==> run G: inputs <==
## PWM_duty_cycle
module PWM_duty_cycle (
    input clk,            
    input rst,            
    input pwm_in,         
    output reg [7:0] duty_cycle   
);
export LEC_CHECK = 0
export CAP_MARGIN = 20
export CELL_PAD_IN_SITES_DETAIL_PLACEMENT = 0
export CELL_PAD_IN_SITES_GLOBAL_PLACEMENT = 3
export CORE_ASPECT_RATIO = 0.66
export CORE_MARGIN = 7
export CORE_UTILIZATION = 27
export CTS_CLUSTER_DIAMETER = 317
export CTS_CLUSTER_SIZE = 16
export GPL_ROUTABILITY_DRIVEN = 0
export GPL_TIMING_DRIVEN = 1
export HOLD_SLACK_MARGIN = -0.06
export MAX_ROUTING_LAYER = met4
export MIN_ROUTING_LAYER = met1
export PLACE_DENSITY = 0.93
export SETUP_SLACK_MARGIN = 0.82
export SLEW_MARGIN = 20
create_clock -name core_clock -period 179.0 [get_ports {clk}]
run.sh (not shown) runs the stock make flow with config.mk's settings and CLKGATE_MAP_FILE=.
==> inputs of run E, as changes to run G <==
Settings changed: CELL_PAD_IN_SITES_DETAIL_PLACEMENT 0 to default, CELL_PAD_IN_SITES_GLOBAL_PLACEMENT 3 to default, CORE_ASPECT_RATIO 0.66 to default, CORE_MARGIN 7 to 2, CORE_UTILIZATION 27 to 65, CTS_CLUSTER_DIAMETER 317 to default, CTS_CLUSTER_SIZE 16 to default, GPL_ROUTABILITY_DRIVEN 0 to default, GPL_TIMING_DRIVEN 1 to default, HOLD_SLACK_MARGIN -0.06 to default, MIN_ROUTING_LAYER met1 to default, PLACE_DENSITY 0.93 to default, SETUP_SLACK_MARGIN 0.82 to default.
==> flow/constraint.sdc (replaced) <==
create_clock -name core_clock -period 84.0 [get_ports {clk}]
set_input_delay 16.8000 -clock core_clock [delete_from_list [all_inputs] [get_ports {clk}]]
set_output_delay 16.8000 -clock core_clock [all_outputs]
set_load 0.01 [all_outputs]
==> notes <==
Run E produced a layout that fails on setup timing. Run G went through all stages and came out clean. Against run G, the die area of run E is lower by about 60%. In run G the count of clock-buffer cells in the layout is higher than in run E, by 2. In run G the maximum frequency is smaller than in run E, by 23%. In run E the global-route usage is higher than in run G, by 29 points. In sequential cell count, run G and run E do not differ. Between run G and run E, the lower clock skew is in run E (gap 6.6 ps). Against run E, the cell area of run G is smaller by 15%. In synthesized area, run G and run E do not differ.
==> figures <==
quantity                                                                        run E                    run G
Number of rows in the core area                                                    90                      114
Outcome                                                      finished with violations  complete, no violations
Violated checks                                                          setup timing                        -
Delay contributed by the slowest stage of the critical path                    570 ps                  1010 ps
Multi-input gate share of the layout cell area                                  79.9%                    87.9%
Total detailed-routing wirelength                                           165000 µm                162000 µm
Setup slack on the worst flop-to-flop path                                   -3720 ps                 64580 ps
Vias in the first global route                                                  46300                    38800
Setup repair after global routing missed its margin                              true                    false
DR pass1 iterations                                                                 9                        6
Period utilization                                                               104%                    63.9%
Number of cells on the worst reg-to-reg path                                      545                      535
Crit-path slowest cell                                          sky130_fd_sc_hd__fa_1   sky130_fd_sc_hd__or4_2
Maximum clock rate                                                         0.0114 GHz              0.00874 GHz
Met1 track demand over resource in global routing                               54.7%                    32.0%

========
==> inputs of trial 85 <==
==> flow/design.v <==
module PWM_duty_cycle (
    input clk,            
    input rst,            
    input pwm_in,         
    output reg [7:0] duty_cycle   
);
    reg [15:0] high_count, total_count;   
    reg pwm_prev;        
    reg update_flag;     
    reg first_period;    
    always @(posedge clk or posedge rst) begin
        if (rst) begin
            high_count <= 0;
            total_count <= 0;
            duty_cycle <= 0;
            pwm_prev <= 0;
            update_flag <= 0;
            first_period <= 1;   
        end else begin
            total_count <= total_count + 1;
            if (pwm_in) high_count <= high_count + 1;
            if (pwm_prev && ~pwm_in) begin
                if (!first_period && total_count > 0) begin
                    duty_cycle <= (high_count * 100) / total_count;   
                end
                first_period <= 0;   
                high_count <= 0;
                total_count <= 0;
            end
            pwm_prev <= pwm_in;   
        end
    end
endmodule
==> flow/run.sh <==
#!/bin/bash
# the make line also repeats each setting of config.mk as NAME=value (left out here)
make -C /OpenROAD-flow-scripts/flow DESIGN_CONFIG=/design/flow/config.mk WORK_HOME=/design/flow/orfs CLKGATE_MAP_FILE= finish
==> flow/config.mk <==
export PLATFORM = sky130hd
export DESIGN_NAME = PWM_duty_cycle
export DESIGN_NICKNAME = PWM_duty_cycle
export VERILOG_FILES = /design/flow/design.v
export SDC_FILE = /design/flow/constraint.sdc
export NUM_CORES = 4
export LEC_CHECK = 0
export CAP_MARGIN = 20
export CELL_PAD_IN_SITES_DETAIL_PLACEMENT = 0
export CELL_PAD_IN_SITES_GLOBAL_PLACEMENT = 1
export CORE_ASPECT_RATIO = 0.66
export CORE_MARGIN = 7
export CORE_UTILIZATION = 52
export CTS_CLUSTER_SIZE = 16
export GPL_ROUTABILITY_DRIVEN = 1
export GPL_TIMING_DRIVEN = 1
export HOLD_SLACK_MARGIN = 0.07
export MAX_ROUTING_LAYER = met4
export MIN_ROUTING_LAYER = met1
export PLACE_DENSITY_LB_ADDON = 0.09
export SETUP_SLACK_MARGIN = 0.82
export SLEW_MARGIN = 20
==> flow/constraint.sdc <==
create_clock -name core_clock -period 179.0 [get_ports {clk}]
set_input_delay 35.8000 -clock core_clock [delete_from_list [all_inputs] [get_ports {clk}]]
set_output_delay 35.8000 -clock core_clock [all_outputs]
set_load 0.01 [all_outputs]
==> inputs of trial 55, as changes to trial 85 <==
CELL_PAD_IN_SITES_GLOBAL_PLACEMENT = 0   (was 1)
CORE_ASPECT_RATIO = unset   (was 0.66)
CORE_MARGIN = 2   (was 7)
CORE_UTILIZATION = 68   (was 52)
CTS_CLUSTER_SIZE = 43   (was 16)
GPL_ROUTABILITY_DRIVEN = unset   (was 1)
GPL_TIMING_DRIVEN = unset   (was 1)
HOLD_SLACK_MARGIN = unset   (was 0.07)
MAX_ROUTING_LAYER = unset   (was met4)
PLACE_DENSITY_LB_ADDON = 0.2   (was 0.09)
==> flow/constraint.sdc (replaced) <==
create_clock -name core_clock -period 96.9 [get_ports {clk}]
set_input_delay 19.3800 -clock core_clock [delete_from_list [all_inputs] [get_ports {clk}]]
set_output_delay 19.3800 -clock core_clock [all_outputs]
set_load 0.01 [all_outputs]
==> flow_summary_export.csv <==
group,metric,value,unit
route,num_vias,46571,
cts,clock_latency,300,ps
route,drtIter0Drc,4822,
route,dr.pass1.iters,9,
grt,grt_util_met2,72.6,%
die,fp-utilization,69.1,%
cts,postCtsSetupBuffers,13,
sta,fin_ws,4690,ps
finish,instances_no_fill,6573,
sta,post-route-min-period,92210,ps
route,avgRoutedWirePerCell,22.7,um
run_status,status,"timing/DRC/antenna clean",
grt,grtUsageMet3,8.76,%
(the above is from trial 55)
==> flow_summary_export.csv <==
group,metric,value,unit
run_status,status,"timing/DRC/antenna clean",
route,antenna_left,0,
finish,clkCellAreaFrac,0.426,%
grt,grt_util_met2,44.8,%
route,num_vias,43798,
cts,postCtsSetupBuffers,0,
synth,edf_count,0,
sta,fin_ws,65500,ps
grt,grtUsageMet3,11.3,%
sta,post-route-min-period,113500,ps
route,avgRoutedWirePerCell,24.2,um
route,dr.pass1.iters,6,
route,drtIter0Drc,5642,
(the above is from trial 85)
